## design/flow/design.v

```verilog
`timescale 1ns/10ps
module  CONV(
	input				clk,
	input				reset,
	output logic		busy,	
	input				ready,	
	output logic [13:0]	iaddr,
	input  		 [7:0]	idata,	
	output logic		ioe,
	output logic		wen_L0,
	output logic		oe_L0,
	output logic [13:0]	addr_L0,
	output logic [11:0] w_data_L0,
	input  		 [11:0] r_data_L0,
	output logic 		wen_L1,
	output logic		oe_L1,
	output logic [11:0]	addr_L1,
	output logic [11:0]	w_data_L1,
	input  		 [11:0]	r_data_L1,
	output logic		oe_weight,
	output logic [15:0]	addr_weight,
	input  logic signed  [7:0]  r_data_weight,
	output logic		wen_L2,
	output logic [3:0]	addr_L2,
	output logic [31:0]	w_data_L2
	);
reg [1:0] fully_flag;
reg[3:0] i0,i4,i5,i6;
reg [3:0] state,next_state;
reg [11:0] data [0:8];
reg [15:0] zero_index,addr_index0,addr_index1,addr_index2,addr_index3,addr_index4,L0_index;
reg signed [31:0] data_fully;
parameter INIT=4'd0,ADDR1=4'd1,WAIT1=4'd2,DATA_i0=4'd3,LAYER0=4'd4,ADDR2=4'd5,LAYER1=4'd6,
		  LAYER1_1=4'd7,ADDR3=4'd8,WAIT3=4'd9,LAYER2=4'd10,LAYER2_1=4'd11,FINI=4'd12;
always @(posedge clk or posedge reset ) begin
  if(reset) state<=INIT;
  else state<=next_state;
end
always @(*) begin
	case (state)
		INIT:begin
			next_state=(ready)?ADDR1:INIT;	
		end 
		ADDR1:begin
			next_state=WAIT1;
		end
		WAIT1:begin
			next_state=(fully_flag==0)?DATA_i0:(fully_flag==1)?LAYER1:LAYER2;		   
		end
		DATA_i0:begin
			next_state=(i0>=8&&zero_index==0||i0>=7&&zero_index==127||i0>=5&&zero_index==16510||
			            i0>=4&&zero_index==16637||i0>=8&&zero_index%130==0&&zero_index!=0&&zero_index!=16510||
						i5>=7&&zero_index%130==127&&zero_index!=127&&zero_index!=16637||
						i6>=8&&zero_index>0&&zero_index<127||i4>=5&&zero_index>16510&&zero_index<16637||i4>=8)?LAYER0:ADDR1;	
		end
		LAYER0:begin
			next_state=(L0_index>=16383)?ADDR2:ADDR1;
		end
		ADDR2:begin
			next_state=WAIT1;
		end
		LAYER1:begin
			next_state=(i0>=3)?LAYER1_1:ADDR2;
		end
		LAYER1_1:begin
			next_state=(addr_index1>=4095)?ADDR3:ADDR2;
		end
		ADDR3:begin
			next_state=WAIT1;
		end
		LAYER2:begin
			next_state=(addr_index2>=4095)?LAYER2_1:ADDR3;
		end
		LAYER2_1:begin
			next_state=(addr_index4>=9)?FINI:ADDR3;
		end
		FINI:begin
			next_state=INIT;
		end
		default: next_state=INIT;
	endcase
end
always @(posedge clk) begin
	case (state)
		INIT:begin
			zero_index<=16'h0;
			i0<=4'h4;
			i4<=4'h0;
			i5<=4'h0;
			i6<=4'h3;
			addr_index0<=0;
			addr_index1<=126;
			addr_index2<=0;
			addr_index3<=16128;
			addr_index4<=0;
			L0_index<=0;
			wen_L0<=0;
			ioe<=0;
			busy<=0;
			data_fully<=0;
			fully_flag<=0;
			wen_L1<=0;
			wen_L2<=0;
			oe_L0<=0;
			oe_L1<=0;
			oe_weight<=0;
		end 
		ADDR1:begin
			wen_L0<=0;
            ioe<=1;
			if (zero_index==0) begin
				if (i0==4) iaddr<=14'h0;
				else if (i0==5) iaddr<=14'h1; 
				else if (i0==7) iaddr<=14'h80;
				else iaddr<=14'h81;	
			end
			else if (zero_index==127) begin
				if (i0==3) iaddr<=14'h7E;
				else if (i0==4) iaddr<=14'h7F; 
				else if (i0==6) iaddr<=14'hFE;
				else iaddr<=14'hFF;	
			end
			else if (zero_index==16510) begin
				if (i0==1) iaddr<=14'h3F00;
				else if (i0==2) iaddr<=14'h3F01; 
				else if (i0==4) iaddr<=14'h3F80;
				else iaddr<=14'h3F81;		
			end
			else if (zero_index==16637) begin
				if (i0==0) iaddr<=14'h3F7E;
				else if (i0==1) iaddr<=14'h3F7F; 
				else if (i0==3) iaddr<=14'h3FFE;
				else iaddr<=14'h3FFF;		
			end
			else if (zero_index%130==0&&zero_index!=0&&zero_index!=16510) begin
				if (i0==1) iaddr<=addr_index0;
				else if (i0==2) iaddr<=addr_index0+1; 
				else if (i0==4) iaddr<=addr_index0+128;
				else if (i0==5) iaddr<=addr_index0+129;
				else if (i0==7) iaddr<=addr_index0+256;
				else iaddr<=addr_index0+257;
			end
			else if (zero_index%130==127&&zero_index!=127&&zero_index!=16637) begin
				if (i5==0) iaddr<=addr_index1;
				else if (i5==1) iaddr<=addr_index1+1; 
				else if (i5==3) iaddr<=addr_index1+128;
				else if (i5==4) iaddr<=addr_index1+129;
				else if (i5==6) iaddr<=addr_index1+256;
				else iaddr<=addr_index1+257;	
			end
			else if (zero_index>0&&zero_index<127) begin
				if (i6==3) iaddr<=addr_index2;
				else if (i6==4) iaddr<=addr_index2+1; 
				else if (i6==5) iaddr<=addr_index2+2;
				else if (i6==6) iaddr<=addr_index2+128;
				else if (i6==7) iaddr<=addr_index2+129;
				else iaddr<=addr_index2+130;	
			end
			else if (zero_index>16510&&zero_index<16637) begin
				if (i4==0) iaddr<=addr_index3;
				else if (i4==1) iaddr<=addr_index3+1; 
				else if (i4==2) iaddr<=addr_index3+2;
				else if (i4==3) iaddr<=addr_index3+128;
				else if (i4==4) iaddr<=addr_index3+129;
				else iaddr<=addr_index3+130;
			end
			else begin
				if (i4==0) iaddr<=addr_index4;
				else if (i4==1) iaddr<=addr_index4+1; 
				else if (i4==2) iaddr<=addr_index4+2;
				else if (i4==3) iaddr<=addr_index4+128;
				else if (i4==4) iaddr<=addr_index4+129;
				else if (i4==5) iaddr<=addr_index4+130;
				else if (i4==6) iaddr<=addr_index4+256;
				else if (i4==7) iaddr<=addr_index4+257;
				else iaddr<=addr_index4+258;	
			end
		end
		DATA_i0:begin
			if (zero_index==0) begin
				data[0]<=8'h0;
			    data[1]<=8'h0;
			    data[2]<=8'h0;
			    data[3]<=8'h0;
			    data[6]<=8'h0;
                data[i0]<=idata;
			    i0<=(i0==5)?i0+2:i0+1;	
			end
			else if (zero_index==127) begin
				data[0]<=8'h0;
			    data[1]<=8'h0;
			    data[2]<=8'h0;
			    data[5]<=8'h0;
			    data[8]<=8'h0;
                data[i0]<=idata;
			    i0<=(i0==4)?i0+2:i0+1;		
			end
			else if (zero_index==16510) begin
			    data[0]<=8'h0;
			    data[3]<=8'h0;
			    data[6]<=8'h0;
			    data[7]<=8'h0;
			    data[8]<=8'h0;
                data[i0]<=idata;
			    i0<=(i0==2)?i0+2:i0+1;	
			end
			else if (zero_index==16637) begin
				data[2]<=8'h0;
			    data[5]<=8'h0;
			    data[6]<=8'h0;
			    data[7]<=8'h0;
			    data[8]<=8'h0;
                data[i0]<=idata;
			    i0<=(i0==1)?i0+2:i0+1;
			end
			else if (zero_index%130==0&&zero_index!=0&&zero_index!=16510) begin
			   data[0]<=8'h0;
               data[3]<=8'h0;
               data[6]<=8'h0;
               data[i0]<=idata;
               i0<=(i0%3==2)?i0+2:i0+1;	
			end
			else if (zero_index%130==127&&zero_index!=127&&zero_index!=16637) begin
			    data[2]<=8'h0;
			    data[5]<=8'h0;
			    data[8]<=8'h0;
			    data[i5]<=idata;
			    i5<=(i5%3==1)?i5+2:i5+1;
			end
			else if (zero_index>0&&zero_index<127) begin
				data[0]<=8'h0;
                data[1]<=8'h0;
                data[2]<=8'h0;
                data[i6]<=idata;
                i6<=i6+1;
			end
			else if ((zero_index>16510&&zero_index<16637)) begin
				data[6]<=8'h0;
			    data[7]<=8'h0;
			    data[8]<=8'h0;
			    data[i4]<=idata;
			    i4<=i4+1;
			end
			else begin
				data[i4]<=idata;
			    i4<=i4+1;
			end	
		end
		LAYER0:begin
			if (i0>=8&&zero_index==0) begin
				i0<=3;
				zero_index<=zero_index+1;
			end
			else if (i0>=7&&zero_index==127) begin
				i0<=1;
				zero_index<=zero_index+3;
			end
			else if (i0>=5&&zero_index==16510) begin
				i0<=0;
				zero_index<=zero_index+1;
			end
			else if (i0>=4&&zero_index==16637) begin
				i0<=0;
				zero_index<=zero_index+1;
				addr_index0<=0;
				addr_index1<=0;
				addr_index2<=0;
				addr_index3<=0;
				addr_index4<=0;
			end
			else if (i0>=8&&zero_index%130==0&&zero_index!=0&&zero_index!=16510) begin
				i0<=0;
				zero_index<=zero_index+1;
				addr_index0<=addr_index0+128;
			end
			else if (i5>=7&&zero_index%130==127&&zero_index!=127&&zero_index!=16637) begin
				i5<=0;
				zero_index<=zero_index+3;
				addr_index1<=addr_index1+128;
			end
			else if (i6>=8&&zero_index>0&&zero_index<127) begin
				i6<=0;
				zero_index<=zero_index+1;
				addr_index2<=addr_index2+1;
			end
			else if (i4>=5&&zero_index>16510&&zero_index<16637) begin
				i4<=0;
				zero_index<=zero_index+1;
				addr_index3<=addr_index3+1;
			end
			else begin
				i4<=0;
				zero_index<=zero_index+1;
				addr_index4<=(addr_index4%128==125)?addr_index4+3:addr_index4+1;
			end
		    ioe<=0;
			wen_L0<=1;
			L0_index<=L0_index+1;
			addr_L0<=L0_index;
            w_data_L0<=($signed(-(data[0]<<1)+data[2]+data[4]+(data[5]<<1)+
                       data[6]+(data[7]<<1)-((data[8]<<1)+data[8]))>0)?$signed(-(data[0]<<1)+data[2]+data[4]+(data[5]<<1)+
                       data[6]+(data[7]<<1)-((data[8]<<1)+data[8])):0;
		end
        ADDR2:begin
			fully_flag<=1;
			wen_L0<=0;
			wen_L1<=0;
			oe_L0<=1;
			if(i0==0) addr_L0<=addr_index0;
			else if (i0==1) addr_L0<=addr_index0+1;
			else if (i0==2) addr_L0<=addr_index0+128;
            else addr_L0<=addr_index0+129;			
		end
		LAYER1:begin
			data[i0]<=r_data_L0;
			i0<=i0+1;
		end
		LAYER1_1:begin
			i0<=0;
			addr_index0<=(addr_index0%128==126)?addr_index0+130:addr_index0+2;
            wen_L1<=1;
			oe_L0<=0;
			addr_L1<=addr_index1;
			addr_index1<=addr_index1+1;
			w_data_L1<=(data[0]>=data[1]&&data[0]>=data[2]&&data[0]>=data[3])?data[0]:
			           (data[1]>=data[2]&&data[1]>=data[3]&&data[1]>=data[0])?data[1]:
					   (data[2]>=data[3]&&data[2]>=data[1]&&data[2]>=data[0])?data[2]:
					   (data[3]>=data[0]&&data[3]>=data[2]&&data[3]>=data[1])?data[3]:0;
		end
		ADDR3:begin
			fully_flag<=2;
			wen_L1<=0;
			wen_L2<=0;
			oe_L1<=1;
			oe_weight<=1;
			addr_L1<=addr_index2;
            addr_weight<=addr_index3;
		end
		LAYER2:begin
			data_fully<=$signed(r_data_L1)*r_data_weight+data_fully;
			addr_index2<=addr_index2+1;
			addr_index3<=addr_index3+1;
		end
		LAYER2_1:begin
			addr_index2<=0;
			oe_L1<=0;
			oe_weight<=0;
			wen_L2<=1;
			addr_L2<=addr_index4;
			w_data_L2<=(data_fully>0)?data_fully:data_fully>>>16;
			addr_index4<=addr_index4+1;
			data_fully<=32'b0;
		end
		FINI:begin
			busy<=1;
		end
		default; 
	endcase
end
endmodule
```

## design/flow/run.sh

```bash
#!/bin/bash
# the make line also repeats each setting of config.mk as NAME=value (left out here)
make -C /OpenROAD-flow-scripts/flow DESIGN_CONFIG=/design/flow/config.mk WORK_HOME=/design/flow/orfs CLKGATE_MAP_FILE= finish
```

## design/flow/config.mk

```make
export PLATFORM = sky130hd
export DESIGN_NAME = CONV
export DESIGN_NICKNAME = CONV
export VERILOG_FILES = /design/flow/design.v
export SDC_FILE = /design/flow/constraint.sdc
export NUM_CORES = 4
export LEC_CHECK = 0
export ABC_AREA = 0
export CAP_MARGIN = 30
export CORE_ASPECT_RATIO = 1.27
export CORE_MARGIN = 2
export CORE_UTILIZATION = 49
export CTS_CLUSTER_SIZE = 15
export GPL_TIMING_DRIVEN = 0
export PLACE_DENSITY_LB_ADDON = 0.26
export SLEW_MARGIN = 20
export TNS_END_PERCENT = 40
```

## design/flow/constraint.sdc

```tcl
create_clock -name core_clock -period 18.9 [get_ports {clk}]
set_input_delay 3.7800 -clock core_clock [delete_from_list [all_inputs] [get_ports {clk}]]
set_output_delay 3.7800 -clock core_clock [all_outputs]
set_load 0.01 [all_outputs]
```

==> ci_impl_report.md, run 1 <==
### Yosys + OpenROAD results

| Metric | Value |
|---|---|
| Global route total overflow | 0 |
| YS warnings | 1 |
| Area share of xor/xnor cells in the synthesized design | 5.409% |
| OpenROAD warnings | 63 |
| Chip area | 76470 um2 |
| Synth Instances | 4070 |
| RR Endpoint | i0[0] |
| Critical Path Stages | 49 |
| WHS Path Cells | 1 |
| Adder-cell share of the synthesized area | 19.03% |
| Basic Gates by Area | 18.85% |
| Most common cell in the netlist | nor2_1 |
| Post-CTS Hold Fix Bufs | 0 |
| Slew Limit Fails | 0 |
| Yosys cell count | 4070 |
| CP max FO | 10 |
| Routed Antenna Nets | 0 |
| Count of library flops with an enable pin | 316 |
| Setup violations, final | 0 |
| Relative slew margins | 28.24% |
| Max Cap Violations | 0 |
| Post-layout min period | 15.67 ns |
| Longest Clk Path Bufs | 3 |
| Worst path slowest cell | nor4b_1 |
| Commonest flop | edfxtp_1 |
| Post-synth net total | 4539 |
| Area Overhead vs Synth | 12.54% |
| IO Count | 167 |
| Starting DRT DRC Count | 2844 |
| Biggest cell delay along the critical path | 0.59 ns |
| Startpoint of the worst register-to-register path | zero_index[12] |
| Final critical-path share of the clock period | 82.91% |
| Initial antenna violation count | 0 |
| Clock root buffer | clkbuf_16 |
| Seq/Total Area, Yosys | 30.87% |
| Clock-pin slew on the worst setup and hold paths | 0.08 ns |
| Sink Count | 400 |
| Startpoint Class | flip-flop |
| Chip Area, Yosys | 36390 um2 |
| Aoi share | 17.70% |
| Skew final | 0.02691 ns |
| # resized after CTS | 0 |
| Yosys cell types | 117 |
| Setup crit start | zero_index[12] |
| Largest net degree at the start of global routing | 40 |
| CTS tree | yes |
| Max-area cell share | 26.08% |
| Flop-to-flop setup slack | 3.23 ns |
| Pre-Repair DR Iteration Count | 6 |
| Final Hold Viols | 0 |
| RSZ-0062 raised after global routing | false |
| Hold-critical path endpoint | state[5] |
| Leading area contributor after synthesis | edfxtp_1 |
| DR WL/cell | 20.82 um |
| Nets@finish | 4760 |
| Htree depth | 2 |
| Required @ worst endpoint | 19.24 ns |
| CP Capture Type | flip-flop |
| Total CTS buffers | 43 |
| Syn Area/Cell | 8.940 um2 |
| Post-layout util | 55.66% |
| Cell family with most CP delay | AND-OR/OR-AND gates |
| Worst path buffer plus inverter count | 7 |
| Critical Path Sink | i0[0] |
| Slew @ Worst Pin | 1.067 ns |
| R2R cell count | 49 |
| Via count | 31.56k |
| Status | complete, no violations |
| Gr usage total | 28.74% |
| Pre-Place Util | 49.46% |
| # DRC | 0 |
| Worst Path Arrival | 16.01 ns |
| Post-CTS setup buffer count | 0 |
| Detailed Place HPWL | 85190 um |
| Hold Crit Start | fully_flag[2] |
| Final wirelength | 110200 um |
| Top non-seq family | adder cells |
| Worst-skew pair later-pin latency | 0.61 ns |
| Top cells, area | edfxtp_1, fa_1, ha_1, a21oi_1, dfxtp_1 |
| Num rows | 112 |
| Ys async rst share | 3.000% |
| Global-route wire length before repair | 173900 um |
| Hold crit path type | reg -> reg |
| Die span in y | 311.1 um |
| Crit path kind | reg -> reg |
| Final Wtd Congestion | 0.9545 |
| Core box area | 73570 um2 |
| Synth cell count leaders | nor2_1, inv_1, edfxtp_1 |
| Die Wd | 245.8 um |
| Max Freq | 0.06382 GHz |
| Port Buffers | 166 |
| Post-Route Setup TNS | 0 ns |
| Via density | 5.959 |
| Synth mux share | 2.074% |
| Synth flops | 400 |
| Vias in the first global route | 30.84k |
| Cell area after synthesis | 36390 um2 |
[stage by stage]
stage / hold WS, ns / setup slack (ns) / std cells / instance area, um2
final: 0.4613 / 3.231 / 5296 / 40950
after global routing: 0.4676 / 2.134 / 5295 / 40950
after detailed placement: 0.4513 / 3.435 / 5210 / 39350
after CTS: 0.4619 / 3.386 / 5290 / 40890
after global placement: 0.4269 / 3.588 / 5205 / 39260
after floorplan: 0.4085 / 6.367 / 4070 / 36390
[per-layer routing]
layer	track usage (%)	wire (um)	up-vias	part of all wire [%]
met5	0	0	-	0
met4	12.69	5477	0	5.0
met3	3.183	6076	275	5.5
met2	49.06	53620	1139	49
met1	36.59	45070	15270	41
li1	-	-	14870	-
[cell type report]
| type | instances | area (um2) |
|---|---|---|
| fill | 6751 | 32620 |
| inverter | 373 | 1400 |
| sequential | 400 | 11240 |
| clock inverter | 31 | 411.6 |
| buffer | 203 | 807.0 |
| tap | 969 | 1212 |
| clock buffer | 49 | 1129 |
| antenna | 1 | 2.502 |
| multi-input combinational | 3094 | 22980 |
| timing repair buffer | 176 | 1774 |
==> run 2: changes to the inputs <==
- ABC_AREA: 0 -> 1
- CAP_MARGIN: 30 -> 40
- CELL_PAD_IN_SITES_DETAIL_PLACEMENT: unset -> 1
- CELL_PAD_IN_SITES_GLOBAL_PLACEMENT: unset -> 1
- CORE_ASPECT_RATIO: 1.27 -> 0.54
- CORE_MARGIN: 2 -> 3
- CORE_UTILIZATION: 49 -> 51
- CTS_CLUSTER_SIZE: 15 -> 88
- GPL_ROUTABILITY_DRIVEN: unset -> 1
- MIN_ROUTING_LAYER: unset -> met2
- PLACE_DENSITY_LB_ADDON: 0.26 -> 0.16
- TNS_END_PERCENT: 40 -> unset
- clock period: 18.9 -> 13.0 ns (I/O delays scaled with it)
==> run 2 against run 1 <==
  * The flow now stops in global routing (5_1_grt)
  * Die area up 1.6%
  * Area after synthesis grew 4.0%
  * Synthesized cell count rose by 21%
==> ci_impl_report.md, run 2 <==
### Metrics collected by this job

| Metric | Value |
|---|---|
| Syn Area/Cell | 7.686 um2 (-14%) |
| Final Wtd Congestion | 1.115 (+17%) |
| Area share of xor/xnor cells in the synthesized design | 3.540% (-1.9 points) |
| Yosys cell types | 75 (-36%) |
| Failing step | global routing (5_1_grt) |
| Max-area cell share | 25.07% (-1.0 points) |
| Synth cell count leaders | nand2_1, inv_1, nor2_1 |
| Detailed Place HPWL | 131000 um (+54%) |
| IO Count | 167 (unchanged) |
| Global route total overflow | 447 |
| Top non-seq family | simple AND/OR/NAND/NOR gates |
| Chip area | 77680 um2 (+1.6%) |
| Clock root buffer | clkbuf_16 |
| Synth flops | 400 (unchanged) |
| Commonest flop | edfxtp_1 |
| Gr usage total | 80.21% |
| Status | did not finish |
| Basic Gates by Area | 24.27% (+5.4 points) |
| Synth mux share | 0.05289% (-2.0 points) |
| Cell area after synthesis | 37850 um2 (+4.0%) |
| Most common cell in the netlist | nand2_1 |
| Err | [ERROR GRT-0116] Global routing finished with congestion. Check the congestion regions in the DRC Viewer. |
| Synth Instances | 4925 (+21%) |
| Leading area contributor after synthesis | edfxtp_1 |
| Yosys cell count | 4925 (+21%) |
| Post-synth net total | 5394 (+19%) |
| Die Wd | 376.7 um (+53%) |
| Num rows | 72 (-36%) |
| Seq/Total Area, Yosys | 29.67% (-1.2 points) |
| Htree depth | 2 (unchanged) |
| Longest Clk Path Bufs | 3 (unchanged) |
| Die span in y | 206.2 um (-34%) |
| Aoi share | 13.92% (-3.8 points) |
| Total CTS buffers | 44 (+2.3%) |
| YS warnings | 1 (unchanged) |
| Port Buffers | 154 (-7.2%) |
| Sink Count | 400 (unchanged) |
| Top cells, area | edfxtp_1, fa_1, nand2_1, inv_1, ha_1 |
| Chip Area, Yosys | 37850 um2 (+4.0%) |
| Core box area | 72520 um2 (-1.4%) |
| Pre-Place Util | 52.19% (+2.7 points) |
| Ys async rst share | 3.000% (unchanged) |
| Count of library flops with an enable pin | 316 (unchanged) |
| Adder-cell share of the synthesized area | 18.21% (-0.82 points) |
-- run 2: metrics by stage --
step / setup WS, ns / instance area (um2) / instances
global placement: 0.4571 / 40600 / 6041
CTS: 0.03291 / 42500 / 6153
detailed placement: 0.01590 / 40950 / 6068
floorplan: 2.991 / 37850 / 4925
-- run 2: repair_timing --
item	in CTS
pin swaps	1
hold buffers	0
setup endpoints to repair	16
resized	2
setup buffers	3
-- run 2: metal layers --
layer,overflow,global-route usage [%]
met3,342,92.83
met4,10,53.99
met1,-,-
met5,75,75.41
met2,20,83.01
==> run 3: changes to the inputs <==
- ABC_AREA: 1 -> unset
- CAP_MARGIN: 40 -> 20
- CELL_PAD_IN_SITES_DETAIL_PLACEMENT: 1 -> unset
- CELL_PAD_IN_SITES_GLOBAL_PLACEMENT: 1 -> unset
- CORE_ASPECT_RATIO: 0.54 -> unset
- CORE_MARGIN: 3 -> 2
- CORE_UTILIZATION: 51 -> 71
- CTS_CLUSTER_DIAMETER: unset -> 289
- CTS_CLUSTER_SIZE: 88 -> 41
- GPL_ROUTABILITY_DRIVEN: 1 -> unset
- GPL_TIMING_DRIVEN: 0 -> unset
- MAX_ROUTING_LAYER: unset -> met4
- MIN_ROUTING_LAYER: met2 -> unset
- PLACE_DENSITY_LB_ADDON: 0.16 -> unset
- clock period: 13.0 -> 9.12 ns (I/O delays scaled with it)
==> run 3 against run 2 <==
  * The run again fails in global routing (5_1_grt)
  * Synthesized cell count down 17%
  * Die area down 32%
  * Area after synthesis down 3.9%
==> ci_impl_report.md, run 3 <==
### Metrics collected by this job

| Metric | Value |
|---|---|
| Post-Place Setup Slack | -1.811 ns (-1.827 ns) |
| Ys async rst share | 3.000% (unchanged) |
| Synth Instances | 4070 (-17%) |
| Top cells, area | edfxtp_1, fa_1, ha_1, a21oi_1, dfxtp_1 |
| Pre-Place Util | 72.23% (+20 points) |
| Cell area after synthesis | 36390 um2 (-3.9%) |
| Chip Area, Yosys | 36390 um2 (-3.9%) |
| Synth flops | 400 (unchanged) |
| YS warnings | 1 (unchanged) |
| Post-synth net total | 4539 (-16%) |
| Global route total overflow | 423 |
| Err | [ERROR GRT-0232] Routing congestion too high. Check the congestion heatmap in the GUI. |
| Leading area contributor after synthesis | edfxtp_1 |
| Aoi share | 17.70% (+3.8 points) |
| Die span in y | 230.4 um (+12%) |
| Die Wd | 230.4 um (-39%) |
| Yosys cell count | 4070 (-17%) |
| Core box area | 50380 um2 (-31%) |
| Chip area | 53070 um2 (-32%) |
| IO Count | 167 (unchanged) |
| Syn Area/Cell | 8.940 um2 (+16%) |
| Total CTS buffers | 13 (-70%) |
| Synth cell count leaders | nor2_1, inv_1, edfxtp_1 |
| Status | did not finish |
| Final Wtd Congestion | 1.066 (-4.4%) |
| Longest Clk Path Bufs | 3 (unchanged) |
| Basic Gates by Area | 18.85% (-5.4 points) |
| Commonest flop | edfxtp_1 |
| Sink Count | 400 (unchanged) |
| Area share of xor/xnor cells in the synthesized design | 5.409% (+1.9 points) |
| Seq/Total Area, Yosys | 30.87% (+1.2 points) |
| Num rows | 82 (+14%) |
| Max-area cell share | 26.08% (+1.0 points) |
| Detailed Place HPWL | 96740 um (-26%) |
| Port Buffers | 166 (+7.8%) |
| DP Area | 42260 um2 (+3.2%) |
| Synth mux share | 2.074% (+2.0 points) |
| Gr usage total | 84.94% |
| Post-CTS Hold Fix Bufs | 0 (unchanged) |
| Placed insts | 5179 (-15%) |
| Top non-seq family | adder cells |
| Clock root buffer | clkbuf_16 |
| Count of library flops with an enable pin | 316 (unchanged) |
| Yosys cell types | 117 (+56%) |
| Adder-cell share of the synthesized area | 19.03% (+0.82 points) |
| Most common cell in the netlist | nor2_1 |
| Failing step | global routing (5_1_grt) |
| Htree depth | 1 (-1) |
==> run 3: through the flow <==
stage	util, %	hold slack, ns
after global placement	83.90	0.4281
after floorplan	-	0.4085
after detailed placement	83.90	0.4497
after CTS	86.90	0.4711
==> run 3: what timing repair did <==
item                       in CTS
hold endpoints to repair        0
resized                       154
setup endpoints to repair     264
gates cloned                   11
pin swaps                      81
buffers inserted               39
==> run 3: routing by layer <==
layer  global-route usage [%]  overflow
met5                        -         -
met3                    74.95        49
met1                    86.61        69
met4                    75.56       114
met2                    95.01       191
==> run 4: changes to the inputs <==
- CAP_MARGIN: 20 -> 25
- CORE_ASPECT_RATIO: unset -> 1.1
- CORE_UTILIZATION: 71 -> 49
- CTS_CLUSTER_DIAMETER: 289 -> unset
- CTS_CLUSTER_SIZE: 41 -> unset
- MAX_ROUTING_LAYER: met4 -> unset
- clock period: 9.12 -> 13.0 ns (I/O delays scaled with it)
==> run 4 against run 3 <==
  * The run now finishes clean
  * Synthesized cell count unchanged
  * Area after synthesis stayed put
  * Die area rose by 44%
==> ci_impl_report.md, run 4 <==
### Yosys + OpenROAD results

| Metric | Value |
|---|---|
| Hold crit path type | reg -> reg |
| Critical Path Stages | 44 |
| # DRC | 0 |
| Worst path buffer plus inverter count | 4 |
| Largest net degree at the start of global routing | 38 |
| Count of library flops with an enable pin | 316 (unchanged) |
| Top cells, area | edfxtp_1, fa_1, ha_1, a21oi_1, dfxtp_1 |
| Hold Crit Start | fully_flag[2] |
| Startpoint of the worst register-to-register path | zero_index[14] |
| R2R cell count | 44 |
| Skew final | 0.04574 ns |
| Synth mux share | 2.074% (unchanged) |
| Critical Path Sink | i0[0] |
| Commonest flop | edfxtp_1 |
| Detailed Place HPWL | 82920 um (-14%) |
| Gr usage total | 27.83% |
| Nets@finish | 4638 |
| Max Freq | 0.08146 GHz |
| Final Wtd Congestion | 0.9436 (-11%) |
| Hold-critical path endpoint | state[5] |
| Area Overhead vs Synth | 12.22% |
| Max-area cell share | 26.08% (unchanged) |
| Post-synth net total | 4539 (unchanged) |
| Htree depth | 2 (+1) |
| Status | complete, no violations |
| Relative slew margins | 34.29% |
| Antenna cell count | 0 |
| Synth cell count leaders | nor2_1, inv_1, edfxtp_1 |
| Biggest cell delay along the critical path | 0.60 ns |
| Basic Gates by Area | 18.85% (unchanged) |
| Worst-skew pair later-pin latency | 0.62 ns |
| OpenROAD warnings | 63 |
| Max Cap Violations | 0 |
| Chip area | 76460 um2 (+44%) |
| CTS tree | yes |
| Yosys cell count | 4070 (unchanged) |
| Global route total overflow | 0 |
| Required @ worst endpoint | 13.32 ns |
| Chip Area, Yosys | 36390 um2 (unchanged) |
| Longest Clk Path Bufs | 3 (unchanged) |
| Vias in the first global route | 29.57k |
| DP Area | 39040 um2 (-7.6%) |
| Die span in y | 289.8 um (+26%) |
| Global-route wire length before repair | 169600 um |
| Flop-to-flop setup slack | 0.72 ns |
| Pre-Repair DR Iteration Count | 7 |
| Hold Slack | 0.4765 ns |
| Seq/Total Area, Yosys | 30.87% (unchanged) |
| Synth flops | 400 (unchanged) |
| Top non-seq family | adder cells |
| Layout Cells excl Fill | 5159 |
| Syn Area/Cell | 8.940 um2 (unchanged) |
| Cell area after synthesis | 36390 um2 (unchanged) |
| CP max FO | 15 |
| Final critical-path share of the clock period | 94.43% |
| CP Capture Type | flip-flop |
| Area share of xor/xnor cells in the synthesized design | 5.409% (unchanged) |
| Via density | 5.903 |
| Setup crit start | zero_index[14] |
| Slew Limit Fails | 0 |
| Core box area | 73390 um2 (+46%) |
| Pre-Place Util | 49.58% (-23 points) |
| YS warnings | 1 (unchanged) |
| Post-layout min period | 12.28 ns |
| Crit path kind | reg -> reg |
| Aoi share | 17.70% (unchanged) |
| Clock-pin slew on the worst setup and hold paths | 0.06 ns |
| Setup violations, final | 0 |
| Clock root buffer | clkbuf_16 |
| Leading area contributor after synthesis | edfxtp_1 |
| Die Wd | 263.8 um (+15%) |
| Yosys cell types | 117 (unchanged) |
| Worst Path Arrival | 12.60 ns |
| Initial antenna violation count | 1 |
| Port Buffers | 166 (unchanged) |
| Total CTS buffers | 47 (+34) |
| Slew @ Worst Pin | 0.9857 ns |
| IO Count | 167 (unchanged) |
| Adder-cell share of the synthesized area | 19.03% (unchanged) |
| DR WL/cell | 20.96 um |
| Placed insts | 5067 (-2.2%) |
| Routed Antenna Nets | 0 |
| Via count | 30.46k |
| Worst path slowest cell | or4b_4 |
| Startpoint Class | flip-flop |
| Most common cell in the netlist | nor2_1 |
| RR Endpoint | i0[0] |
| Ys async rst share | 3.000% (unchanged) |
| Starting DRT DRC Count | 2391 |
| Num rows | 104 (+27%) |
| Synth Instances | 4070 (unchanged) |
| WHS Path Cells | 1 |
| Final instance area | 40830 um2 |
| Final Hold Viols | 0 |
| Post-CTS Hold Fix Bufs | 0 (unchanged) |
| Sink Count | 400 (unchanged) |
| Final wirelength | 108100 um |
| Cell family with most CP delay | simple AND/OR/NAND/NOR gates |
[run 4: metrics by stage]
step                setup WS [ns]  TNS [ns]  utilization (%)
floorplan                  0.4665         0                -
global placement           0.2938         0            53.20
detailed placement        0.02837         0            53.20
CTS                      0.001073         0            55.39
global route             -0.03413  -0.03413            55.64
finish                     0.7246         0            55.64
[run 4: final cells by class]
cell class | count | area [um2]
fill | 6853 | 32560
tap | 954 | 1194
multi-input combinational | 3094 | 23080
clock inverter | 21 | 296.5
sequential | 400 | 11240
timing repair buffer | 253 | 2315
clock buffer | 64 | 1311
inverter | 373 | 1400
[run 4: timing repair]
item | 4_1_cts | 5_1_grt
buffers inserted | 0 | 7
endpoints found under the setup margin | 0 | 40
resized | 0 | 25
[run 4: routing by layer]
| metal | share of wire, % | vias to the layer above | global-route usage (%) |
|---|---|---|---|
| met5 | 0.0092 | - | 0 |
| met2 | 48 | 869 | 47.02 |
| met3 | 4.7 | 187 | 3.047 |
| met4 | 3.1 | 2 | 8.426 |
| li1 | - | 14600 | - |
| met1 | 44 | 14800 | 37.62 |
==> run 5: changes to the inputs <==
- CAP_MARGIN: 25 -> 0
- CORE_ASPECT_RATIO: 1.1 -> unset
- CORE_UTILIZATION: 49 -> 71
- CTS_CLUSTER_DIAMETER: unset -> 29
- CTS_CLUSTER_SIZE: unset -> 39
- HOLD_SLACK_MARGIN: unset -> -0.08
- MAX_ROUTING_LAYER: unset -> met4
- MIN_ROUTING_LAYER: unset -> met1
- PLACE_DENSITY: unset -> 0.66
- SETUP_SLACK_MARGIN: unset -> 0.96
- SLEW_MARGIN: 20 -> 40
- TNS_END_PERCENT: unset -> 65
- clock period: 13.0 -> 11.5 ns (I/O delays scaled with it)
==> run 5 against run 4 <==
  * Still clean on timing, DRC and antenna
  * First-iteration DRC count rose to 2.7 times the previous value
  * Synthesized cell count unchanged
  * Final cell count fell by 0.97%
  * Non-clock buffer count up 124
  * Routed wire length grew 25%
  * Sequential cell count unchanged
  * Setup slack lost 0.44 ns
  * Register-to-register slack lost 0.44 ns
  * Sequential share of layout area decreased by 2.3 points
==> ci_impl_report.md, run 5 <==
### Yosys + OpenROAD results

| Metric | Value |
|---|---|
| # DRC | 0 (unchanged) |
| GR peak layer | met2 |
| Top cells, area | edfxtp_1, fa_1, ha_1, a21oi_1, dfxtp_1 |
| GRT met3 Usage | 9.746% (+6.7 points) |
| Detailed Place HPWL | 78980 um (-4.8%) |
| Hold Crit Start | fully_flag[2] |
| Worst Path Arrival | 11.64 ns (-0.96 ns) |
| Clock-pin slew on the worst setup and hold paths | 0.05 ns (about the same) |
| Nets@finish | 4818 (+3.9%) |
| Setup violations, final | 0 (unchanged) |
| Via density | 7.235 (+23%) |
| Gr usage total | 45.41% (+18 points) |
| CP max FO | 7 (-8) |
| Clock root buffer | clkbuf_16 |
| Vias in the first global route | 34.34k (+16%) |
| Most frequent CP cell | buf_4 |
| M1 GR Usage | 54.82% (+17 points) |
| Syn Area/Cell | 8.940 um2 (unchanged) |
| CP Capture Type | flip-flop |
| WHS Path Cells | 1 (unchanged) |
| Final Wtd Congestion | 0.9997 (+5.9%) |
| Skew final | 0.03978 ns (-0.005964 ns) |
| Required @ worst endpoint | 11.92 ns (-1.40 ns) |
| Hold-critical path endpoint | state[5] |
| Max Cap Violations | 0 (unchanged) |
| Post-layout min period | 11.22 ns (-1.055 ns) |
| RR Endpoint | i5[3] |
| Routed Antenna Nets | 0 (unchanged) |
| Die Wd | 230.4 um (-13%) |
| Count of library flops with an enable pin | 316 (unchanged) |
| Synth Instances | 4070 (unchanged) |
| Commonest flop | edfxtp_1 |
| R2R cell count | 48 (+9.1%) |
| Area share of xor/xnor cells in the synthesized design | 5.409% (unchanged) |
| Htree depth | 3 (+1) |
| Max Freq | 0.08913 GHz (+9.4%) |
| Die span in y | 230.4 um (-21%) |
| Synth mux share | 2.074% (unchanged) |
| Starting DRT DRC Count | 6571 (+170%) |
| Critical Path Sink | i5[3] |
| DR WL/cell | 26.52 um (+27%) |
| Pre-Repair DR Iteration Count | 11 (+4) |
| Core box area | 50380 um2 (-31%) |
| Max-area cell share | 26.08% (unchanged) |
| Sink Count | 400 (unchanged) |
| Startpoint Class | flip-flop |
| Worst path slowest cell | nor4_1 |
| Chip area | 53070 um2 (-31%) |
| Crit path kind | reg -> reg |
| Slew Limit Fails | 0 (unchanged) |
| Cell area after synthesis | 36390 um2 (unchanged) |
| Seq/Total Area, Yosys | 30.87% (unchanged) |
| Basic Gates by Area | 18.85% (unchanged) |
| Top non-seq family | adder cells |
| Ys async rst share | 3.000% (unchanged) |
| Final critical-path share of the clock period | 97.57% (+3.1 points) |
| Most common cell in the netlist | nor2_1 |
| Worst path buffer plus inverter count | 9 (+5) |
| Global route total overflow | 0 (unchanged) |
| Total CTS buffers | 94 (+100%) |
| IO Count | 167 (unchanged) |
| Area Overhead vs Synth | 22.29% |
| Biggest cell delay along the critical path | 0.67 ns (+0.07 ns) |
| Synth flops | 400 (unchanged) |
| DP Area | 38970 um2 (-0.18%) |
| Slew @ Worst Pin | 1.024 ns (+0.03821 ns) |
| Port Buffers | 166 (unchanged) |
| OpenROAD warnings | 70 (+11%) |
| Pre-Place Util | 72.23% (+23 points) |
| CTS tree | yes |
| Final instance area | 44500 um2 (+9.0%) |
| Aoi share | 17.70% (unchanged) |
| Worst-skew pair later-pin latency | 0.67 ns (+0.05 ns) |
| Yosys cell count | 4070 (unchanged) |
| Setup crit start | zero_index[12] |
| Chip Area, Yosys | 36390 um2 (unchanged) |
| YS warnings | 1 (unchanged) |
| Fillers | 2357 (-66%) |
| Critical Path Stages | 48 (+9.1%) |
| Hold crit path type | reg -> reg |
| Startpoint of the worst register-to-register path | zero_index[12] |
| Post-synth net total | 4539 (unchanged) |
| Largest net degree at the start of global routing | 48 (+26%) |
| Relative slew margins | 31.49% (-2.8 points) |
| Num rows | 82 (-21%) |
| Leading area contributor after synthesis | edfxtp_1 |
| Cell family with most CP delay | AND-OR/OR-AND gates |
| Via count | 36.96k (+21%) |
| Status | complete, no violations |
| Global-route wire length before repair | 185100 um (+9.1%) |
| Synth cell count leaders | nor2_1, inv_1, edfxtp_1 |
| Adder-cell share of the synthesized area | 19.03% (unchanged) |
| Initial antenna violation count | 7 (+6) |
| Final Hold Viols | 0 (unchanged) |
| Yosys cell types | 117 (unchanged) |
| Flop-to-flop setup slack | 0.28 ns (-0.44 ns) |
| RSZ-0062 raised after global routing | true |
| Final wirelength | 135500 um (+25%) |
| Longest Clk Path Bufs | 3 (unchanged) |
| Met2 Use GR | 70.85% (+24 points) |
[run 5: layout make-up]
cell class | count | area (um2) | area share (%)
multi-input cells | 3103 | 24410 | 54.87
flip-flops and latches | 400 | 11240 | 25.25
repair buffers | 377 | 3366 | 7.564
clock buffers | 116 | 2526 | 5.677
inverters | 373 | 1403 | 3.152
well taps | 672 | 840.8 | 1.890
clock inverters | 60 | 691.9 | 1.555
diodes | 8 | 20.02 | 0.04499
[run 5: per-stage QoR]
| step | cells | TNS, ns | util, % | hold WS [ns] | worst slack (ns) |
|---|---|---|---|---|---|
| floorplan | 4070 | 0 | - | 0.4085 | 0.1597 |
| global route | 5106 | -0.08643 | 88.31 | 0.4883 | -0.03591 |
| global placement | 4793 | -0.005398 | 77.30 | 0.4279 | -0.005398 |
| CTS | 5031 | 0 | 85.52 | 0.4728 | 0.5143 |
| detailed placement | 4793 | -0.3707 | 77.36 | 0.4594 | -0.1871 |
| finish | 5109 | 0 | 88.33 | 0.4765 | 0.2800 |
[run 5: per-layer routing]
layer	wire length, um	up-vias
li1	-	15020
met1	44610	17070
met2	59210	3606
met3	19250	1267
met4	12400	0
met5	0	-
[run 5: what timing repair did]
action | 4_1_cts | 5_1_grt
endpoints found under the setup margin | 162 | 231
pin swaps | 54 | 70
cloned | 0 | 9
buffers inserted | 62 | 61
hold buffers | 0 | 0
resized | 85 | 176
==> run 6: changes to the inputs <==
- CAP_MARGIN: 0 -> 20
- CELL_PAD_IN_SITES_DETAIL_PLACEMENT: unset -> 1
- CELL_PAD_IN_SITES_GLOBAL_PLACEMENT: unset -> 1
- CORE_UTILIZATION: 71 -> 40
- CTS_CLUSTER_DIAMETER: 29 -> unset
- CTS_CLUSTER_SIZE: 39 -> unset
- GPL_ROUTABILITY_DRIVEN: unset -> 0
- GPL_TIMING_DRIVEN: unset -> 0
- HOLD_SLACK_MARGIN: -0.08 -> unset
- MAX_ROUTING_LAYER: met4 -> unset
- MIN_ROUTING_LAYER: met1 -> unset
- PLACE_DENSITY: 0.66 -> unset
- SETUP_SLACK_MARGIN: 0.96 -> unset
- SLEW_MARGIN: 40 -> 20
- TNS_END_PERCENT: 65 -> unset
- clock period: 11.5 -> 13.0 ns (I/O delays scaled with it)
==> run 6 against run 5 <==
  * Routed wire length down 3.6%
  * Utilization down 41 points
  * Cell area down 4.9%
  * Highest routed layer unchanged
==> ci_impl_report.md, run 6 <==
### Yosys + OpenROAD results

| Metric | Value |
|---|---|
| Post-synth net total | 4539 (unchanged) |
| Hold crit path type | reg -> reg |
| Largest net degree at the start of global routing | 40 (-17%) |
| DR WL/cell | 23.54 um (-11%) |
| Worst-skew pair later-pin latency | 0.63 ns (-0.04 ns) |
| Final wirelength | 130600 um (-3.6%) |
| Post-layout util | 46.95% (-41 points) |
| Gr usage total | 27.72% (-18 points) |
| Ys async rst share | 3.000% (unchanged) |
| Port Buffers | 166 (unchanged) |
| Critical Path Sink | i0[0] |
| Core box area | 90150 um2 (+79%) |
| YS warnings | 1 (unchanged) |
| Synth mux share | 2.074% (unchanged) |
| Cell area after synthesis | 36390 um2 (unchanged) |
| Synth flops | 400 (unchanged) |
| Adder-cell share of the synthesized area | 19.03% (unchanged) |
| Flop-to-flop setup slack | 0.51 ns (+0.23 ns) |
| Antenna cell count | 0 (-8) |
| Final critical-path share of the clock period | 96.06% (-1.5 points) |
| Leading area contributor after synthesis | edfxtp_1 |
| Yosys cell count | 4070 (unchanged) |
| Fillers | 10.46k (+340%) |
| Syn Area/Cell | 8.940 um2 (unchanged) |
| Startpoint Class | flip-flop |
| Area share of xor/xnor cells in the synthesized design | 5.409% (unchanged) |
| Startpoint of the worst register-to-register path | zero_index[12] |
| Num rows | 110 (+34%) |
| Sink Count | 400 (unchanged) |
| Max-area cell share | 26.08% (unchanged) |
| Post-layout min period | 12.49 ns (+1.268 ns) |
| IO Count | 167 (unchanged) |
| Biggest cell delay along the critical path | 0.59 ns (-0.08 ns) |
| R2R cell count | 54 (+13%) |
| Clock-pin slew on the worst setup and hold paths | 0.06 ns (about the same) |
| Aoi share | 17.70% (unchanged) |
| Detailed Place HPWL | 102500 um (+30%) |
| WHS Path Cells | 0 (-1) |
| Final Hold Viols | 0 (unchanged) |
| CP max FO | 19 (+12) |
| Starting DRT DRC Count | 1964 (-70%) |
| Final instance area | 42320 um2 (-4.9%) |
| Skew final | 0.02820 ns (-0.01158 ns) |
| Pre-Place Util | 40.36% (-32 points) |
| Routed Antenna Nets | 0 (unchanged) |
| Die span in y | 305.6 um (+33%) |
| Required @ worst endpoint | 13.35 ns (+1.43 ns) |
| Register Area | 11240 um2 (unchanged) |
| Synth Instances | 4070 (unchanged) |
| Via count | 31.71k (-14%) |
| Vias in the first global route | 32.56k (-5.2%) |
| Cell family with most CP delay | simple AND/OR/NAND/NOR gates |
| Max Cap Violations | 0 (unchanged) |
| CP Capture Type | flip-flop |
| Synth cell count leaders | nor2_1, inv_1, edfxtp_1 |
| Initial antenna violation count | 0 (-7) |
| Via density | 5.717 (-21%) |
| RR Endpoint | i0[0] |
| Count of library flops with an enable pin | 316 (unchanged) |
| Top cells, area | edfxtp_1, fa_1, ha_1, a21oi_1, dfxtp_1 |
| Setup crit start | zero_index[12] |
| Slew Limit Fails | 0 (unchanged) |
| Most common cell in the netlist | nor2_1 |
| Critical Path Stages | 54 (+13%) |
| Area Overhead vs Synth | 16.31% |
| CTS tree | yes |
| Worst path buffer plus inverter count | 11 (+2) |
| DP Area | 39610 um2 (+1.6%) |
| Worst path slowest cell | or4b_4 |
| # DRC | 0 (unchanged) |
| Hold-critical path endpoint | addr_weight[12] |
| Worst Path Arrival | 12.83 ns (+1.19 ns) |
| Setup violations, final | 0 (unchanged) |
| Total CTS buffers | 51 (-46%) |
| Logic area | 23540 um2 (-3.6%) |
| Seq/Total Area, Yosys | 30.87% (unchanged) |
| Commonest flop | edfxtp_1 |
| Pre-Repair DR Iteration Count | 5 (-6) |
| Chip area | 93390 um2 (+76%) |
| Slew @ Worst Pin | 1.050 ns (+0.02626 ns) |
| Status | complete, no violations |
| Nets@finish | 4799 (-0.39%) |
| Longest Clk Path Bufs | 3 (unchanged) |
| Post-CTS Hold Fix Bufs | 0 (unchanged) |
| Basic Gates by Area | 18.85% (unchanged) |
| Clock root buffer | clkbuf_16 |
| Global route total overflow | 0 (unchanged) |
| Crit path kind | reg -> reg |
| Max Freq | 0.08008 GHz (-10%) |
| Yosys cell types | 117 (unchanged) |
| Global-route wire length before repair | 201700 um (+9.0%) |
| Htree depth | 2 (-1) |
| Hold Crit Start | addr_index3[12] |
| Die Wd | 305.6 um (+33%) |
| Relative slew margins | 29.00% (-2.5 points) |
| Top non-seq family | adder cells |
| Chip Area, Yosys | 36390 um2 (unchanged) |
| OpenROAD warnings | 64 (-8.6%) |
[run 6: per-stage QoR]
stage                     instances  hold WS, ns   TNS, ns  setup WS [ns]
final                          5547       0.4568         0         0.5121
after detailed placement       5416       0.4393    -97.45         -2.686
after global placement         5412       0.4334   -149.98         -2.683
after CTS                      5535       0.4532         0       0.004627
after global routing           5547       0.4729  -0.04144       -0.04144
after floorplan                4070       0.4085         0         0.4665
[run 6: final cells by class]
type / count / share of cell area, %
Buffer: 200 / 1.945
Clock buffer: 67 / 3.462
Clock inverter: 27 / 0.8544
Inverter: 373 / 3.311
Multi-Input combinational cell: 3094 / 55.63
Sequential cell: 400 / 26.55
Tap cell: 1176 / 3.477
Timing Repair Buffer: 210 / 4.772
[run 6: per-layer routing]
metal / GRT usage, % / part of all wire, % / wire, um / up-vias
met2: 46.80 / 48 / 62650 / 604
met1: 38.54 / 46 / 60600 / 16030
met5: 0 / 0 / 0 / -
li1: - / - / - / 14930
met3: 2.496 / 3.4 / 4464 / 143
met4: 6.118 / 2.2 / 2894 / 0
[run 6: what timing repair did]
action / in CTS / in global routing
gates resized: 74 / 52
endpoints found under the setup margin: 157 / 22
pin swaps: 18 / 17
setup buffers: 27 / 12
==> run 7: changes to the inputs <==
- ABC_AREA: unset -> 1
- CAP_MARGIN: 20 -> 40
- CELL_PAD_IN_SITES_DETAIL_PLACEMENT: 1 -> unset
- CELL_PAD_IN_SITES_GLOBAL_PLACEMENT: 1 -> unset
- CORE_ASPECT_RATIO: unset -> 1.46
- CORE_UTILIZATION: 40 -> 72
- CTS_CLUSTER_DIAMETER: unset -> 227
- CTS_CLUSTER_SIZE: unset -> 100
- GPL_ROUTABILITY_DRIVEN: 0 -> unset
- GPL_TIMING_DRIVEN: 0 -> unset
- SETUP_SLACK_MARGIN: unset -> -0.67
- TNS_END_PERCENT: unset -> 10
- clock period: 13.0 -> 6.89 ns (I/O delays scaled with it)
==> run 7 against run 6 <==
  * The run now fails in global routing (5_1_grt)
  * Synthesized cell count grew 21%
  * Die area shrank 42%
  * Area after synthesis grew 4.0%
==> ci_impl_report.md, run 7 <==
### Metrics collected by this job

| Metric | Value |
|---|---|
| Status | did not finish |
| Failing step | global routing (5_1_grt) |
| Err | [ERROR GRT-0232] Routing congestion too high. Check the congestion heatmap in the GUI. |
| Synth mux share | 0.05289% (-2.0 points) |
| Syn Area/Cell | 7.686 um2 (-14%) |
| YS warnings | 1 (unchanged) |
| Core box area | 51940 um2 (-42%) |
| Final Wtd Congestion | 1.152 |
| Detailed Place HPWL | 107100 um (+4.5%) |
| Sink Count | 400 (unchanged) |
| IO Count | 167 (unchanged) |
| Placed insts | 6104 (+13%) |
| Synth flops | 400 (unchanged) |
| Leading area contributor after synthesis | edfxtp_1 |
| Htree depth | 1 (-1) |
| Top non-seq family | simple AND/OR/NAND/NOR gates |
| Most common cell in the netlist | nand2_1 |
| Aoi share | 13.92% (-3.8 points) |
| Basic Gates by Area | 24.27% (+5.4 points) |
| Commonest flop | edfxtp_1 |
| Count of library flops with an enable pin | 316 (unchanged) |
| Die Wd | 193.8 um (-37%) |
| Cell area after synthesis | 37850 um2 (+4.0%) |
| Port Buffers | 166 (unchanged) |
| Ys async rst share | 3.000% (unchanged) |
| Yosys cell types | 75 (-36%) |
| Synth Instances | 4925 (+21%) |
| Area share of xor/xnor cells in the synthesized design | 3.540% (-1.9 points) |
| Chip Area, Yosys | 37850 um2 (+4.0%) |
| Seq/Total Area, Yosys | 29.67% (-1.2 points) |
| Yosys cell count | 4925 (+21%) |
| Total CTS buffers | 7 (-86%) |
| Gr usage total | 83.12% |
| Die span in y | 281.0 um (-8.0%) |
| Post-synth net total | 5394 (+19%) |
| Global route total overflow | 309 |
| Num rows | 101 (-8.2%) |
| Max-area cell share | 25.07% (-1.0 points) |
| Top cells, area | edfxtp_1, fa_1, nand2_1, inv_1, ha_1 |
| Synth cell count leaders | nand2_1, inv_1, nor2_1 |
| Clock root buffer | clkbuf_16 |
| Longest Clk Path Bufs | 3 (unchanged) |
| Adder-cell share of the synthesized area | 18.21% (-0.82 points) |
| Pre-Place Util | 72.88% (+33 points) |
| Post-CTS Hold Fix Bufs | 0 (unchanged) |
| Chip area | 54450 um2 (-42%) |
run 7: per-layer routing:
| metal | GRT overflow | GRT usage, % |
|---|---|---|
| met1 | 24 | 81.02 |
| met3 | 30 | 72.11 |
| met5 | 2 | 47.15 |
| met2 | 150 | 97.00 |
| met4 | 103 | 84.34 |
run 7: timing repair:
| item | 4_1_cts |
|---|---|
| gates resized | 81 |
| gates cloned | 5 |
| setup buffers | 13 |
| pin swaps | 29 |
| setup endpoints to repair | 267 |
run 7: per-stage QoR:
stage	area, um2	worst slack (ns)
2_1_floorplan	38180	-2.813
3_3_place_gp	43900	-3.032
4_1_cts	44610	-3.298
3_5_place_dp	43930	-3.469
==> run 8: changes to the inputs <==
- CAP_MARGIN: 40 -> 30
- CORE_ASPECT_RATIO: 1.46 -> 1.1
- CORE_UTILIZATION: 72 -> 49
- CTS_CLUSTER_DIAMETER: 227 -> unset
- CTS_CLUSTER_SIZE: 100 -> 98
- PLACE_DENSITY_LB_ADDON: unset -> 0.15
- SETUP_SLACK_MARGIN: -0.67 -> unset
- TNS_END_PERCENT: 10 -> unset
- clock period: 6.89 -> 18.9 ns (I/O delays scaled with it)
==> run 8 against run 7 <==
  * The run now finishes clean
  * Die area rose by 46%
  * Area after synthesis did not move
  * Synthesized cell count unchanged
==> ci_impl_report.md, run 8 <==
### Yosys + OpenROAD results

| Metric | Value |
|---|---|
| Status | complete, no violations |
| DR top layer | met4 |
| Required @ worst endpoint | 19.22 ns |
| Setup crit start | zero_index[12] |
| Skew final | 0.04081 ns |
| Detailed Place HPWL | 89530 um (-16%) |
| CTS tree | yes |
| Via count | 34.01k |
| DP Area | 40430 um2 (-8.0%) |
| Synth cell count leaders | nand2_1, inv_1, nor2_1 |
| Yosys cell count | 4925 (unchanged) |
| Final wirelength | 114500 um |
| Layout Cells excl Fill | 6104 |
| Seq/Total Area, Yosys | 29.67% (unchanged) |
| Via density | 5.572 |
| Yosys cell types | 75 (unchanged) |
| Synth flops | 400 (unchanged) |
| Pre-Place Util | 49.63% (-23 points) |
| Area share of xor/xnor cells in the synthesized design | 3.540% (unchanged) |
| Clock-pin slew on the worst setup and hold paths | 0.06 ns |
| Count of library flops with an enable pin | 316 (unchanged) |
| Setup violations, final | 0 |
| Num rows | 106 (+5.0%) |
| Starting DRT DRC Count | 2848 |
| Critical Path Sink | data[0][11] |
| Final instance area | 42210 um2 |
| Hold Crit Start | fully_flag[2] |
| DR WL/cell | 18.76 um |
| CP Capture Type | flip-flop |
| Startpoint of the worst register-to-register path | zero_index[12] |
| YS warnings | 1 (unchanged) |
| Most common cell in the netlist | nand2_1 |
| Port Buffers | 166 (unchanged) |
| Final Hold Viols | 0 |
| Htree depth | 2 (+1) |
| Post-Route Setup TNS | 0 ns |
| Leading area contributor after synthesis | edfxtp_1 |
| IO Count | 167 (unchanged) |
| Worst path slowest cell | nor2_2 |
| Core box area | 76260 um2 (+47%) |
| Hold-critical path endpoint | state[5] |
| Longest Clk Path Bufs | 3 (unchanged) |
| Worst path buffer plus inverter count | 6 |
| Flop-to-flop setup slack | 5.98 ns |
| Basic Gates by Area | 24.27% (unchanged) |
| OpenROAD warnings | 63 |
| Gr usage total | 28.93% |
| Clock root buffer | clkbuf_16 |
| Hold Slack | 0.4277 ns |
| Die Wd | 269 um (+39%) |
| Chip area | 79490 um2 (+46%) |
| Synth mux share | 0.05289% (unchanged) |
| Critical Path Stages | 71 |
| Chip Area, Yosys | 37850 um2 (unchanged) |
| Top non-seq family | simple AND/OR/NAND/NOR gates |
| Post-CTS setup buffer count | 0 (-13) |
| RSZ-0062 raised after global routing | false |
| Worst-skew pair later-pin latency | 0.62 ns |
| Cell area after synthesis | 37850 um2 (unchanged) |
| Max Cap Violations | 0 |
| Post-synth net total | 5394 (unchanged) |
| Total CTS buffers | 49 (+42) |
| Die span in y | 295.5 um (+5.1%) |
| CP max FO | 26 |
| Worst Path Arrival | 13.25 ns |
| WL met2 | 54600 um |
| WHS Path Cells | 1 |
| Met1 wire length | 48120 um |
| Slew @ Worst Pin | 1.042 ns |
| Post-layout min period | 12.92 ns |
| Nets@finish | 5507 |
| Synth Instances | 4925 (unchanged) |
| Hold crit path type | reg -> reg |
| Max Freq | 0.07738 GHz |
| Met3 WL | 6484 um |
| Adder-cell share of the synthesized area | 18.21% (unchanged) |
| Most frequent CP cell | nand2_1 |
| Pre-Repair DR Iteration Count | 6 |
| Aoi share | 13.92% (unchanged) |
| Global-route wire length before repair | 181500 um |
| Area Overhead vs Synth | 11.51% |
| Global route total overflow | 0 |
| # resized after CTS | 0 (-100%) |
| RR Endpoint | data[0][11] |
| Routed Antenna Nets | 0 |
| R2R cell count | 71 |
| Startpoint Class | flip-flop |
| Ys async rst share | 3.000% (unchanged) |
| Syn Area/Cell | 7.686 um2 (unchanged) |
| Cell family with most CP delay | simple AND/OR/NAND/NOR gates |
| Largest net degree at the start of global routing | 42 |
| Post-CTS Hold Fix Bufs | 0 (unchanged) |
| Antenna cell count | 0 |
| Initial antenna violation count | 0 |
| Final Wtd Congestion | 1.002 (-13%) |
| Commonest flop | edfxtp_1 |
| Sink Count | 400 (unchanged) |
| Final critical-path share of the clock period | 68.38% |
| Placed insts | 6009 (-1.6%) |
| # DRC | 0 |
| Biggest cell delay along the critical path | 0.63 ns |
| Max-area cell share | 25.07% (unchanged) |
| Relative slew margins | 30.55% |
| Vias in the first global route | 33.32k |
| Top cells, area | edfxtp_1, fa_1, nand2_1, inv_1, ha_1 |
| Crit path kind | reg -> reg |
| Slew Limit Fails | 0 |
## run 8: area by class of cell
class,count,area (um2)
inverters,850,3201
multi-input cells,3525,22740
fillers,7243,34050
flip-flops and latches,400,11230
repair buffers,212,2019
clock inverters,28,380.4
clock buffers,63,1350
well taps,1026,1284
## run 8: metal layers
metal	track usage, %	vias up
met4	12.76	0
met2	48.78	1160
met5	0	-
met3	3.073	276
li1	-	16450
met1	37.54	16130
## run 8: through the flow
step,util (%),worst slack [ns]
after floorplan,-,8.532
after CTS,55.28,6.119
final,55.35,5.977
after global placement,52.94,6.455
after global routing,55.35,4.561
after detailed placement,53.01,6.138
==> run 9: changes to the inputs <==
- ABC_AREA: 1 -> unset
- CAP_MARGIN: 30 -> 20
- CORE_ASPECT_RATIO: 1.1 -> unset
- CORE_UTILIZATION: 49 -> 51
- CTS_CLUSTER_DIAMETER: unset -> 400
- CTS_CLUSTER_SIZE: 98 -> unset
- PLACE_DENSITY_LB_ADDON: 0.15 -> unset
- clock period: 18.9 -> 15.9 ns (I/O delays scaled with it)
==> run 9 against run 8 <==
  * Still clean on timing, DRC and antenna
  * Sequential cell count unchanged
  * Count of clock-buffer cells in the layout up 2
  * Final cell count down 16%
  * Utilization up 1.9 points
  * Area after synthesis down 3.9%
  * Fmax down 10%
==> ci_impl_report.md, run 9 <==
### Yosys + OpenROAD results

| Metric | Value |
|---|---|
| Worst setup margin | 1.474 ns (-4.503 ns) |
| Initial antenna violation count | 0 (unchanged) |
| Most frequent CP cell | a21oi_1 |
| Count of library flops with an enable pin | 316 (unchanged) |
| Starting DRT DRC Count | 2918 (+2.5%) |
| Total CTS buffers | 49 (unchanged) |
| Setup violations, final | 0 (unchanged) |
| Final Wtd Congestion | 0.9160 (-8.5%) |
| Pre-Repair DR Iteration Count | 8 (+2) |
| Worst-skew pair later-pin latency | 0.61 ns (about the same) |
| RSZ-0062 raised after global routing | false |
| Biggest cell delay along the critical path | 0.67 ns (+0.04 ns) |
| Cell family with most CP delay | simple AND/OR/NAND/NOR gates |
| Leading area contributor after synthesis | edfxtp_1 |
| Seq/Total Area, Yosys | 30.87% (+1.2 points) |
| Via count | 30.56k (-10%) |
| Yosys cell types | 117 (+56%) |
| Htree depth | 2 (unchanged) |
| Final Hold Viols | 0 (unchanged) |
| Syn Area/Cell | 8.940 um2 (+16%) |
| Global-route wire length before repair | 172000 um (-5.3%) |
| YS warnings | 1 (unchanged) |
| Crit path kind | reg -> reg |
| Global route total overflow | 0 (unchanged) |
| Critical Path Sink | i0[0] |
| CP max FO | 35 (+35%) |
| Top non-seq family | adder cells |
| Routed Antenna Nets | 0 (unchanged) |
| Worst path buffer plus inverter count | 1 (-5) |
| OpenROAD warnings | 63 (unchanged) |
| Hold crit path type | reg -> reg |
| # DRC | 0 (unchanged) |
| Top cells, area | edfxtp_1, fa_1, ha_1, a21oi_1, dfxtp_1 |
| Area Overhead vs Synth | 10.74% |
| Clock-pin slew on the worst setup and hold paths | 0.06 ns (about the same) |
| Flop-to-flop setup slack | 1.47 ns (-4.50 ns) |
| Post-synth net total | 4539 (-16%) |
| Commonest flop | edfxtp_1 |
| Post-Place Setup Slack | 1.474 ns (-4.664 ns) |
| Aoi share | 17.70% (+3.8 points) |
| Chip area | 73500 um2 (-7.5%) |
| Critical Path Stages | 43 (-39%) |
| Synth flops | 400 (unchanged) |
| Skew final | 0.02746 ns (-0.01335 ns) |
| Die Wd | 271.1 um (+0.78%) |
| Ys async rst share | 3.000% (unchanged) |
| Max Freq | 0.06932 GHz (-10%) |
| Gr usage total | 29.35% (+0.43 points) |
| Sink Count | 400 (unchanged) |
| Max Cap Violations | 0 (unchanged) |
| Num rows | 97 (-8.5%) |
| Via density | 5.987 (+7.5%) |
| Post-CTS Hold Fix Bufs | 0 (unchanged) |
| CP Capture Type | flip-flop |
| Detailed Place HPWL | 81960 um (-8.5%) |
| DP Area | 38720 um2 (-4.2%) |
| Largest net degree at the start of global routing | 48 (+14%) |
| Vias in the first global route | 29.93k (-10%) |
| IO Count | 167 (unchanged) |
| Most common cell in the netlist | nor2_1 |
| Final wirelength | 108300 um (-5.4%) |
| Layout Cells excl Fill | 5104 (-16%) |
| Pre-Place Util | 51.69% (+2.1 points) |
| Slew @ Worst Pin | 1.076 ns (+0.03375 ns) |
| Synth Instances | 4070 (-17%) |
| Die span in y | 271.1 um (-8.3%) |
| Yosys cell count | 4070 (-17%) |
| Logic area | 22970 um2 (+1.0%) |
| Setup crit start | zero_index[14] |
| Relative slew margins | 28.03% (-2.5 points) |
| Register Area | 11240 um2 (about the same) |
| Startpoint of the worst register-to-register path | zero_index[14] |
| Worst Path Arrival | 14.77 ns (+1.52 ns) |
| Post-Route Setup TNS | 0 ns (unchanged) |
| Synth cell count leaders | nor2_1, inv_1, edfxtp_1 |
| Port Buffers | 166 (unchanged) |
| Final instance area | 40290 um2 (-4.5%) |
| Chip Area, Yosys | 36390 um2 (-3.9%) |
| DR WL/cell | 21.23 um (+13%) |
| Core box area | 70390 um2 (-7.7%) |
| Basic Gates by Area | 18.85% (-5.4 points) |
| Post-layout min period | 14.43 ns (+1.503 ns) |
| RR Endpoint | i0[0] |
| Fillers | 6421 (-11%) |
| Nets@finish | 4592 (-17%) |
| Area share of xor/xnor cells in the synthesized design | 5.409% (+1.9 points) |
| Clock root buffer | clkbuf_16 |
| Final critical-path share of the clock period | 90.73% (+22 points) |
| Hold-critical path endpoint | state[5] |
| R2R cell count | 43 (-39%) |
| Status | complete, no violations |
| Longest Clk Path Bufs | 3 (unchanged) |
| Adder-cell share of the synthesized area | 19.03% (+0.82 points) |
| Hold Crit Start | fully_flag[2] |
| Slew Limit Fails | 0 (unchanged) |
| Max-area cell share | 26.08% (+1.0 points) |
| CTS tree | yes |
| WHS Path Cells | 1 (unchanged) |
| Placed insts | 5011 (-17%) |
| Synth mux share | 2.074% (+2.0 points) |
| Cell area after synthesis | 36390 um2 (-3.9%) |
| Startpoint Class | flip-flop |
| Required @ worst endpoint | 16.24 ns (-2.98 ns) |
| Worst path slowest cell | nor2_1 |
## run 9: repair_timing
item                                   in CTS  in global routing
setup buffers                               0                  0
setup endpoints to repair                   0                  1
endpoints found under the hold margin       0                  0
gates resized                               0                  1
## run 9: metrics by stage
step           util (%)  hold slack [ns]
6_report          57.24           0.4555
4_1_cts           57.21           0.4560
2_1_floorplan         -           0.4085
3_3_place_gp      55.00           0.4329
5_1_grt           57.24           0.4773
3_5_place_dp      55.01           0.4375
## run 9: area by class of cell
type | instances | share of cell area, %
repair buffers | 205 | 4.860
clock buffers | 65 | 3.388
well taps | 940 | 2.919
flip-flops and latches | 400 | 27.89
inverters | 373 | 3.475
diodes | 1 | 0.006211
multi-input cells | 3094 | 57.01
clock inverters | 26 | 0.4565
## run 9: routing by layer
metal	vias to the layer above	track usage [%]	wire (um)
met5	-	0	0
met1	14910	41.33	48570
met4	0	8.676	3046
met3	175	2.964	5562
li1	14520	-	-
met2	962	48.01	51170
